==> run Z: inputs <==
// top_module_d11
module top_module_d11(
    i_clk,
    i_reset,
    i_start,
    i_load,
    i_enc_dec,
    i_pt1,
    i_pt2,
    i_key1,
    i_key2,
    i_r,
    o_ct1,
    o_ct2,
    o_done
);
input  i_start;
input  i_clk;
input  i_reset;
input  i_enc_dec;
input  i_load;
input  [191 : 0] i_r;
input  [63 : 0] i_pt1;
input  [63 : 0] i_pt2;
input  [127 : 0] i_key1;
input  [127 : 0] i_key2;
output wire [63 : 0] o_ct1;
output wire [63 : 0] o_ct2;
output wire o_done;
parameter IDLE = 2'b0, ROUND_FW = 2'b10, ROUND_BW = 2'b11, HALT = 2'b01;
reg [3 : 0] rnd_cnt;
reg [3 : 0] rnd_next;
reg  subrnd_cnt;
reg  subrnd_next;
reg [1 : 0] state;
reg [1 : 0] next_state;
reg done_reg;
reg done_next;
reg sel1, sel2, sel3, sel4;
reg [3 : 0] rc_sel;
wire rk_sel;
wire [3 : 0] rc_in_xor;
reg enc_dec_reg;
reg enc_dec_next;
wire  [63:0] RCarray [15 : 0];
reg [63 : 0] RC_in;
assign  RCarray[0]  =  64'h0;
assign  RCarray[1]  =  64'h0;
assign  RCarray[2]  =  64'h0;
assign  RCarray[3]  =  64'h13198a2e03707344;
assign  RCarray[4]  =  64'ha4093822299f31d0;
assign  RCarray[5]  =  64'h082efa98ec4e6c89;
assign  RCarray[6]  =  64'h452821e638d01377;
assign  RCarray[7]  =  64'hbe5466cf34e90c6c;
assign  RCarray[8]  =  64'h7ef84f78fd955cb1;
assign  RCarray[9]  =  64'h85840851f1ac43aa;
assign  RCarray[10] =  64'hc882d32f25323c54;
assign  RCarray[11] =  64'h64a51195e0e3610d;
assign  RCarray[12] =  64'hd3b5a399ca0c2399;
assign  RCarray[13] =  64'hc0ac29b7c97c50dd;
assign  RCarray[14]  =  64'h0;
assign  RCarray[15]  =  64'h0;
always @(rc_sel or RCarray[12] or RCarray[13] or RCarray[2] or
         RCarray[3] or RCarray[4] or RCarray[5] or RCarray[6] or 
         RCarray[7] or RCarray[8] or RCarray[9] or RCarray[10] or 
         RCarray[11] or RCarray[0] or RCarray[1] or RCarray[14] or 
         RCarray[15])
    RC_in = RCarray[rc_sel];
wire [63 : 0] in_reg_next1;
wire [63 : 0] in_reg_next2;
wire [63 : 0] in_reg_out1;
wire [63 : 0] in_reg_out2;
wire [15 : 0] sbox_out1_b1;
wire [15 : 0] sbox_out2_b1;
wire [15 : 0] sbox_out3_b1;
wire [15 : 0] sbox_out4_b1;
wire [15 : 0] sbox_out5_b1;
wire [15 : 0] sbox_out6_b1;
wire [15 : 0] sbox_out7_b1;
wire [15 : 0] sbox_out8_b1;
wire [15 : 0] sbox_out1_b2;
wire [15 : 0] sbox_out2_b2;
wire [15 : 0] sbox_out3_b2;
  ...
Settings: LEC_CHECK=0, ABC_AREA=0, CAP_MARGIN=0, CELL_PAD_IN_SITES_GLOBAL_PLACEMENT=3, CORE_ASPECT_RATIO=1.15, CORE_MARGIN=2, CORE_UTILIZATION=72, CTS_CLUSTER_DIAMETER=134, CTS_CLUSTER_SIZE=14, HOLD_SLACK_MARGIN=0.01, PLACE_DENSITY_LB_ADDON=0.0, SETUP_SLACK_MARGIN=0.7, SLEW_MARGIN=25; clock period 2.4 ns.
run.sh (not shown) runs the stock make flow with config.mk's settings and CLKGATE_MAP_FILE=.
==> run F: changes against run Z <==
==> flow/config.mk (replaced) <==
export PLATFORM = sky130hd
export DESIGN_NAME = top_module_d11
export DESIGN_NICKNAME = top_module_d11
export VERILOG_FILES = /design/flow/design.v
export SDC_FILE = /design/flow/constraint.sdc
export NUM_CORES = 4
export LEC_CHECK = 0
export ABC_AREA = 0
export CAP_MARGIN = 25
export CELL_PAD_IN_SITES_GLOBAL_PLACEMENT = 0
export CORE_ASPECT_RATIO = 0.71
export CORE_MARGIN = 2
export CORE_UTILIZATION = 58
export CTS_CLUSTER_DIAMETER = 134
export HOLD_SLACK_MARGIN = 0.01
export SETUP_SLACK_MARGIN = -0.22
export SLEW_MARGIN = 25
==> flow/constraint.sdc (replaced) <==
create_clock -name core_clock -period 3.51 [get_ports {i_clk}]
set_input_delay 0.7020 -clock core_clock [delete_from_list [all_inputs] [get_ports {i_clk}]]
set_output_delay 0.7020 -clock core_clock [all_outputs]
set_load 0.01 [all_outputs]
==> comparison table <==
| item | run F | run Z |
|---|---|---|
| Status | complete, but fails checks | aborted with a tool error |
| Failing step | - | global placement without I/O |
| Violated checks | setup timing | - |
| Most frequent cell after synthesis | sky130_fd_sc_hd__xnor2_1 | sky130_fd_sc_hd__xnor2_1 |
| Cells after Synth | 5861 | 5861 |
| Total die area | 102000 µm² | 82300 µm² |
| Post-synthesis compound-gate area fraction | 0.0900 | 0.0900 |
| Post-synth design cell area | 57600 µm² | 57600 µm² |
| Mean area per synthesized cell | 9.83 µm² | 9.83 µm² |
| Adder Share, Synth | 0.0109 | 0.0109 |
| Yosys top cell by area | sky130_fd_sc_hd__xnor2_1 | sky130_fd_sc_hd__xnor2_1 |
| Number of enable-type register cells in the synthesized netlist | 384 | 384 |
| Area of the synthesized netlist per yosys stat | 57600 µm² | 57600 µm² |
| Die extent in y | 270 µm | 307 µm |
| Number of nets at floorplan | 6480 | 6480 |
| Number of distinct library cell variants in the gate-level netlist after synthesis | 95 | 95 |
| Fraction of synthesized area in multiplexers | 0.0932 | 0.0932 |
| Cell total in the yosys stat output | 5861 | 5861 |
| Starting Density | 0.585 | 0.725 |
| Count of standard-cell rows | 97 | 111 |
| Fraction of registers with async set/reset | 0.0121 | 0.0121 |
| Dominant cell area share | 0.200 | 0.200 |
| XORs/XNORs by Area | 0.306 | 0.306 |
| Yosys warning total | 2 | 2 |
| Area inside the core boundary | 98500 µm² | 79400 µm² |
| Overall die width | 378 µm | 268 µm |
| Synthesized-area fraction occupied by and/or/nand/nor cells | 0.0860 | 0.0860 |
| Sequential element share of the synthesized area | 0.383 | 0.383 |
